Design k580vm80a, start of the top module:
module k580vm80a
(
   input         pin_clk,        
   input         pin_f1,         
   input         pin_f2,         
   input         pin_reset,      
   output [15:0] pin_a,          
   output  [7:0] pin_dout,       
   input   [7:0] pin_din,        
   output        pin_aena,       
   output        pin_dena,       
   input         pin_hold,      
   output        pin_hlda,      
   input         pin_ready,     
   output        pin_wait,      
   input         pin_int,       
   output        pin_inte,      
   output        pin_sync,      
   output        pin_dbin,      
   output        pin_wr_n
);
wire  [7:0]    d;
reg   [7:0]    db, di;
reg   [15:0]   a;
wire           clk, f1, f2;
reg            abufena, db_ena, db_stb, dbin_pin, dbinf2;
reg            reset;
wire           ready;
wire           dbin_ext;
reg            t851, t404, t382, t383, t712, t735, t773;
reg            hold, hlda_pin;
wire           hlda, h889;
reg            wr_n, t1124, t1011, sync;
wire           ready_int;
reg   [15:0]   r16_pc, r16_hl, r16_de, r16_bc, r16_sp, r16_wz, mxo;
wire  [15:0]   mxi;
wire           mxr0, mxr1, mxr2, mxr3, mxr4, mxr5;
wire           mxwh, mxwl, mxrh, mxrl, mxw16, mxwadr;
wire           dec16, inc16, iad16;
reg            xchg_dh, xchg_tt, t3144;
wire           t1460, t1467, t1513, t1514, t1519;
wire           sy_inta, sy_wo_n, sy_hlta, sy_out, sy_m1, sy_inp, sy_memr;
reg            sy_stack;
wire           thalt, twt2;
reg            t1, t2, tw, t3, t4, t5;
reg            t1f1, t2f1, twf1, t3f1, t4f1, t5f1;
reg            m1, m2, m3, m4, m5;
reg            m1f1, m2f1, m3f1, m4f1, m5f1;
wire           start, ms0, ms1, m836, m839, m871;
reg            eom, t789, t887, t953, t976, t980;
reg            intr, inta, inte, mstart, minta;
wire           irq;
reg   [7:0]    i;
reg            i25, i14, i03;
wire           imx, acc_sel;
wire           id_op, id_io, id_in, id_popsw, id_pupsw,
               id_nop, id_lxi, id_inx, id_inr, id_dcr, id_idr, id_mvi, id_dad,
  ...
Size: ~1,400 cells after synthesis, about 47 I/O pins, about 13,000 µm² of cells after synthesis.
Settings: LEC_CHECK=0, ABC_AREA=1, CAP_MARGIN=20, CORE_MARGIN=2, CORE_UTILIZATION=66, CTS_CLUSTER_SIZE=29, SETUP_SLACK_MARGIN=0.76, SLEW_MARGIN=20; clock period 3.78 ns.
run.sh (not shown) runs the stock make flow with config.mk's settings and CLKGATE_MAP_FILE=.
The baseline finished but failed the layout checks on setup timing.
==> next run, changes <==
CTS_CLUSTER_SIZE = not set   (was 29)
SETUP_SLACK_MARGIN = not set   (was 0.76)
clock period = 3.6 ns   (was 3.78 ns; I/O delays follow)
Result:
- The changed run finished but fails on setup timing
- worst setup slack is worse by 180 ps
- sequential cell count stays the same
- sequential power climbs by about 5%
- core utilization climbs by 1.7 points
- cell count climbs by 2.2%

---

== rev 12 ==
Starting RTL as in the previous note.
==> flow/config.mk <==
export PLATFORM = sky130hd
export DESIGN_NAME = k580vm80a
export DESIGN_NICKNAME = k580vm80a
export VERILOG_FILES = /design/flow/design.v
export SDC_FILE = /design/flow/constraint.sdc
export NUM_CORES = 4
export LEC_CHECK = 0
export ABC_AREA = 1
export CAP_MARGIN = 20
export CELL_PAD_IN_SITES_DETAIL_PLACEMENT = 0
export CELL_PAD_IN_SITES_GLOBAL_PLACEMENT = 0
export CORE_MARGIN = 2
export CORE_UTILIZATION = 72
export CTS_CLUSTER_DIAMETER = 189
export CTS_CLUSTER_SIZE = 15
export GPL_ROUTABILITY_DRIVEN = 0
export GPL_TIMING_DRIVEN = 1
export MAX_ROUTING_LAYER = met5
export PLACE_DENSITY_LB_ADDON = 0.06
export SLEW_MARGIN = 30
==> flow/constraint.sdc <==
create_clock -name core_clock -period 3.6 [get_ports {pin_clk}]
set_input_delay 0.7200 -clock core_clock [delete_from_list [all_inputs] [get_ports {pin_clk}]]
set_output_delay 0.7200 -clock core_clock [all_outputs]
set_load 0.01 [all_outputs]
Tool error GRT-0232 stopped rev 12 during global routing (5_1_grt); no final results.
Modified inputs, rev 13 compared to rev 12
==> flow/config.mk <==
export PLATFORM = sky130hd
export DESIGN_NAME = k580vm80a
export DESIGN_NICKNAME = k580vm80a
export VERILOG_FILES = /design/flow/design.v
export SDC_FILE = /design/flow/constraint.sdc
export NUM_CORES = 4
export LEC_CHECK = 0
export ABC_AREA = 1
export CAP_MARGIN = 20
export CORE_MARGIN = 2
export CORE_UTILIZATION = 68
export CTS_CLUSTER_DIAMETER = 33
export CTS_CLUSTER_SIZE = 45
export PLACE_DENSITY_LB_ADDON = 0.07
export SETUP_SLACK_MARGIN = 1.06
export SLEW_MARGIN = 20
==> results <==
Reported for rev 13 and rev 12, post-synthesis net count turned out identical to the last digit. Rev 12 -> rev 13: number of enable flip-flop cells delta 0, exact match. Relative to rev 12, the post-cts resize count measured on rev 13 has increased by more than half. Rev 13 did not make it past global routing (5_1_grt), where a tool error ended it. Rev 12 → rev 13: fraction of the core area occupied by cells at floorplan has decreased, chip area from the yosys synthesis statistics did not really move, maximum level of the CTS H-tree rose 1. Comparing rev 13 against rev 12, there is no change at all in parity-gate share of the synthesized area counting xor and xnor cells. Die area: rev 13 vs rev 12 up 1100 um2.

---

quartz:
k580vm80a again, from the RTL that the note above started with.
export LEC_CHECK = 0
export CAP_MARGIN = 25
export CELL_PAD_IN_SITES_DETAIL_PLACEMENT = 0
export CORE_MARGIN = 9
export CORE_UTILIZATION = 15
export CTS_CLUSTER_SIZE = 81
export HOLD_SLACK_MARGIN = -0.07
export MAX_ROUTING_LAYER = met4
export MIN_ROUTING_LAYER = met2
export PLACE_DENSITY_LB_ADDON = 0.17
export SETUP_SLACK_MARGIN = -0.13
export SLEW_MARGIN = 20
export TNS_END_PERCENT = 95
create_clock -name core_clock -period 6.51 [get_ports {pin_clk}]
--- input diff quartz..indigo ---
Settings: CORE_UTILIZATION changed from 15 to 40; CTS_CLUSTER_SIZE removed (was 81); TNS_END_PERCENT removed (was 95); PLACE_DENSITY_LB_ADDON removed (was 0.17); HOLD_SLACK_MARGIN removed (was -0.07); MIN_ROUTING_LAYER removed (was met2); CELL_PAD_IN_SITES_DETAIL_PLACEMENT removed (was 0); SETUP_SLACK_MARGIN removed (was -0.13); ABC_AREA newly set to 1; CAP_MARGIN changed from 25 to 20; CORE_MARGIN changed from 9 to 2; the clock period (ns, I/O delays scaled along) changed from 6.51 to 8.0.
[summary]
Compared with quartz, in indigo fill cell total of the finished layout fell by about 70%, latest clock arrival within the worst-skew pair -0.02 ns. Wire length of the first global-routing pass | indigo below quartz. Between quartz and indigo, the flow reports area of the synthesized netlist per yosys stat decreasing by a few percent. On indigo: minimum clock period is 0.74 ns lower than what quartz gave. Area fraction in mux cells came out lower on indigo than on quartz.
--- input diff indigo..xenon ---
Settings: CTS_CLUSTER_SIZE: unset -> 14; MAX_ROUTING_LAYER: met4 -> unset; CORE_UTILIZATION: 40 -> 72; the clock period (ns, I/O delays scaled along): 8.0 -> 3.84.
Findings:
Run status, xenon: aborted in global routing, error GRT-0232. The higher HPWL reported at the end of detailed placement of xenon and indigo is in indigo. Re synthesized cell area: no difference whatsoever between xenon and indigo. The lower number of buffers added by the clock tree synthesis step came out of xenon. Compared with indigo, in xenon number of I/O pins saw little to no change, synthesized cell count shows no meaningful change, setup slack at placement now smaller. The die width in xenon sits 25% below the value recorded for indigo. Delta (xenon minus indigo): number of gates resized after cts moved up, number of placement rows moved down.
--- input diff xenon..yarrow ---
Settings: CTS_CLUSTER_DIAMETER: unset -> 212; CTS_CLUSTER_SIZE: 14 -> unset; CORE_UTILIZATION: 72 -> 71; ABC_AREA: 1 -> unset; the clock period (ns, I/O delays scaled along): 3.84 -> 5.41.
--- outcome ---
yarrow went all the way through the flow, and no timing, DRC or antenna check failed.
Higher share of the synthesized netlist area taken by xor and xnor gates among yarrow and xenon: yarrow
yarrow ended up with a higher chip area estimate from yosys synthesis than xenon did.
yarrow against xenon: tally of buffers added on design ports has remained practically unchanged, die footprint has increased, starting density of the core has decreased, sequential share of the synthesized area has decreased.
Comparing yarrow and xenon, the lower total of cells resized after clock tree synthesis is on yarrow.
Going from xenon to yarrow, floorplan row count grows by about 4%.
Going from xenon to yarrow, total cells reported by yosys after synthesis fell by 45, synthesized area +7.2%.
diff inputs: yarrow => raven
Settings: CTS_CLUSTER_DIAMETER: 212 -> unset; CORE_UTILIZATION: 71 -> 57; the clock period (ns, I/O delays scaled along): 5.41 -> 6.29.
A uppermost metal layer occupied by signal nets of met5 is what yarrow shows, while met4 belongs to raven.
Compared with yarrow, raven is the less power-hungry design.
Taking yarrow as the reference, in raven die area went up; average wire per cell in the routed design went down.
Diff yarrow and raven: later-pin clock latency in the skew report higher in yarrow
Relative to yarrow, the final routed wirelength across all metal layers of raven is lower by about 7%.
The share of the final layout cell area in sequential cells in raven was lower than what yarrow gave.

---

k580vm80a again, from the RTL that the note above started with.
clock: 3.88 ns
lec_check: 0
cap_margin: 35
core_margin: 5
core_utilization: 40
cts_cluster_size: 56
gpl_timing_driven: 0
min_routing_layer: met1
slew_margin: 20
tns_end_percent: 40
The baseline finished with setup timing left.
Rerun with:
- CAP_MARGIN: 35 -> 20
- CORE_MARGIN: 5 -> 2
- CORE_UTILIZATION: 40 -> 68
- CTS_CLUSTER_SIZE: 56 -> 29
- GPL_TIMING_DRIVEN: 0 -> default
- MIN_ROUTING_LAYER: met1 -> default
- TNS_END_PERCENT: 40 -> default
- clock period: 3.88 -> 3.73 ns (I/O delays scaled with it)
Result: The new run finished but fails on setup timing. Setup slack got worse by 0.33 ns. Non-clock buffer count increases by 86. Hold slack is better by 0.012 ns. Routed wire length is higher by a quarter to a third. Clock power came out lower by a few percent. Power is higher by a little under a tenth. Via count increases by about a fifth. Clock skew rises by 0.0051 ns.

---

Setup of garnet:
k580vm80a again, from the RTL that the note above started with.
clock: 3.6 ns
lec_check: 0
abc_area: 1
cap_margin: 20
cell_pad_in_sites_detail_placement: 0
cell_pad_in_sites_global_placement: 0
core_margin: 2
core_utilization: 71
cts_cluster_diameter: 189
cts_cluster_size: 15
gpl_routability_driven: 0
gpl_timing_driven: 1
max_routing_layer: met5
place_density_lb_addon: 0.06
slew_margin: 30
The log for garnet ends in 5_1_grt with error GRT-0232, so the run never completed.
Inputs modified between garnet and willow:
Settings: CTS_CLUSTER_SIZE now 74, was 15; CORE_UTILIZATION now 66, was 71; PLACE_DENSITY_LB_ADDON no longer set, was 0.06; GPL_ROUTABILITY_DRIVEN now 1, was 0; CTS_CLUSTER_DIAMETER no longer set, was 189.
### Flow results
Comparing garnet against willow, there is no change at all in yosys-reported design area after synthesis.
Flip-flop and latch count after synthesis delta (willow -> garnet): insignificant
garnet → willow: die height went up about 3.6%; floorplan utilization went down 5.4 points; half-perimeter wire length after detailed placement went up 8.2%; total cells reported by yosys after synthesis held; standard cell area after detailed placement went up 1.6%.
Layout checks on willow: not met. Flow itself completed; violations: negative setup slack.
Count of placed standard cells including taps delta for willow relative to garnet: 3.7% higher

---

k580vm80a again, from the RTL that the note above started with.
Design k580vm80a, start of the top module:
module k580vm80a
(
   input         pin_clk,        
   input         pin_f1,         
   input         pin_f2,         
   input         pin_reset,      
   output [15:0] pin_a,          
   output  [7:0] pin_dout,       
   input   [7:0] pin_din,        
   output        pin_aena,       
   output        pin_dena,       
   input         pin_hold,      
   output        pin_hlda,      
   input         pin_ready,     
   output        pin_wait,      
   input         pin_int,       
   output        pin_inte,      
   output        pin_sync,      
   output        pin_dbin,      
   output        pin_wr_n
);
Settings: LEC_CHECK=0, ABC_AREA=1, CAP_MARGIN=20, CELL_PAD_IN_SITES_GLOBAL_PLACEMENT=2, CORE_ASPECT_RATIO=0.97, CORE_MARGIN=3, CORE_UTILIZATION=62, MAX_ROUTING_LAYER=met5, MIN_ROUTING_LAYER=met2, PLACE_DENSITY=0.53, SLEW_MARGIN=20; clock period 3.88 ns.
The first run never finished: it broke off in global placement without I/O, error GPL-0301.
Rerun with:
==> flow/config.mk (replaced) <==
export PLATFORM = sky130hd
export DESIGN_NAME = k580vm80a
export DESIGN_NICKNAME = k580vm80a
export VERILOG_FILES = /design/flow/design.v
export SDC_FILE = /design/flow/constraint.sdc
export NUM_CORES = 4
export LEC_CHECK = 0
export CAP_MARGIN = 20
export CORE_MARGIN = 2
export CORE_UTILIZATION = 40
export CTS_CLUSTER_SIZE = 56
export SLEW_MARGIN = 20
export TNS_END_PERCENT = 60
Outcome: With this change the flow finished but failed the layout checks on negative setup slack; area after synthesis went up by 7.2%; die size went up by 60%; synthesized cell count went down by 3.3%.
Rerun with:
--- a/flow/config.mk
+++ b/flow/config.mk
@@ -10,2 +10 @@
-export CORE_UTILIZATION = 40
-export CTS_CLUSTER_SIZE = 56
+export CORE_UTILIZATION = 64
@@ -13 +11,0 @@
-export TNS_END_PERCENT = 60
==> flow/constraint.sdc (replaced) <==
create_clock -name core_clock -period 4.13 [get_ports {pin_clk}]
set_input_delay 0.8260 -clock core_clock [delete_from_list [all_inputs] [get_ports {pin_clk}]]
set_output_delay 0.8260 -clock core_clock [all_outputs]
set_load 0.01 [all_outputs]
The changed run ran to the end with violations: negative setup slack.
Wire length went up by 4.1%.
Worst setup slack is better by 0.075 ns.
Worst hold slack is better by 0.0047 ns.
Non-clock buffer count fell by 47.
Die size falls by 37%.
First-iteration DRC count increases by 63%.
Count of clock-buffer cells in the layout came out lower by 4.
Sequential share of layout area rises by 1.6 points.
Global-route usage rose by 16 points.
Rerun with:
--- a/flow/config.mk
+++ b/flow/config.mk
@@ -10 +10 @@
-export CORE_UTILIZATION = 64
+export CORE_UTILIZATION = 40
==> flow/constraint.sdc (replaced) <==
create_clock -name core_clock -period 8.58 [get_ports {pin_clk}]
set_input_delay 1.7160 -clock core_clock [delete_from_list [all_inputs] [get_ports {pin_clk}]]
set_output_delay 1.7160 -clock core_clock [all_outputs]
set_load 0.01 [all_outputs]
Effect: The new run completed with no timing, DRC or antenna violations; core utilization is lower by 35 points; global-route usage is lower by 18 points; worst hold slack loses 0.0079 ns; clock-buffer cell count is lower by 2; final area is lower by 9.0%.
Rerun with:
--- a/flow/config.mk
+++ b/flow/config.mk
@@ -7,0 +8 @@
+export ABC_AREA = 1
@@ -10 +11,2 @@
-export CORE_UTILIZATION = 40
+export CORE_UTILIZATION = 66
+export CTS_CLUSTER_SIZE = 71
==> flow/constraint.sdc (replaced) <==
create_clock -name core_clock -period 3.75 [get_ports {pin_clk}]
set_input_delay 0.7500 -clock core_clock [delete_from_list [all_inputs] [get_ports {pin_clk}]]
set_output_delay 0.7500 -clock core_clock [all_outputs]
set_load 0.01 [all_outputs]
With this change the flow finished but failed the layout checks on negative setup slack; flip-flop count is unchanged; setup slack is worse by 2.8 ns; power went up by 130%; die size shrinks by 43%; clock power is higher by 100%; final area rose by 3.2%; maximum frequency goes up by 48%; count of clock-buffer cells in the layout goes up by 1; final cell count is higher by 3.3%; wire length decreases by 2.9%; core utilization went up by 38 points.
Rerun with:
--- a/flow/config.mk
+++ b/flow/config.mk
@@ -8 +7,0 @@
-export ABC_AREA = 1
@@ -11,2 +10 @@
-export CORE_UTILIZATION = 66
-export CTS_CLUSTER_SIZE = 71
+export CORE_UTILIZATION = 17
==> flow/constraint.sdc (replaced) <==
create_clock -name core_clock -period 6.48 [get_ports {pin_clk}]
set_input_delay 1.2960 -clock core_clock [delete_from_list [all_inputs] [get_ports {pin_clk}]]
set_output_delay 1.2960 -clock core_clock [all_outputs]
set_load 0.01 [all_outputs]
Now the flow ran to the end with no violations; clock skew hardly moves; sequential cell count does not change; synthesized area came out higher by 7.2%; power shrinks by 42%; routed wire length came out higher by 16%; via count falls by about 2.8%; core utilization drops by 64 points; worst setup slack is better by 1.1 ns; hold slack degrades by 0.010 ns.
Power is estimated from default activity; no workload was simulated.
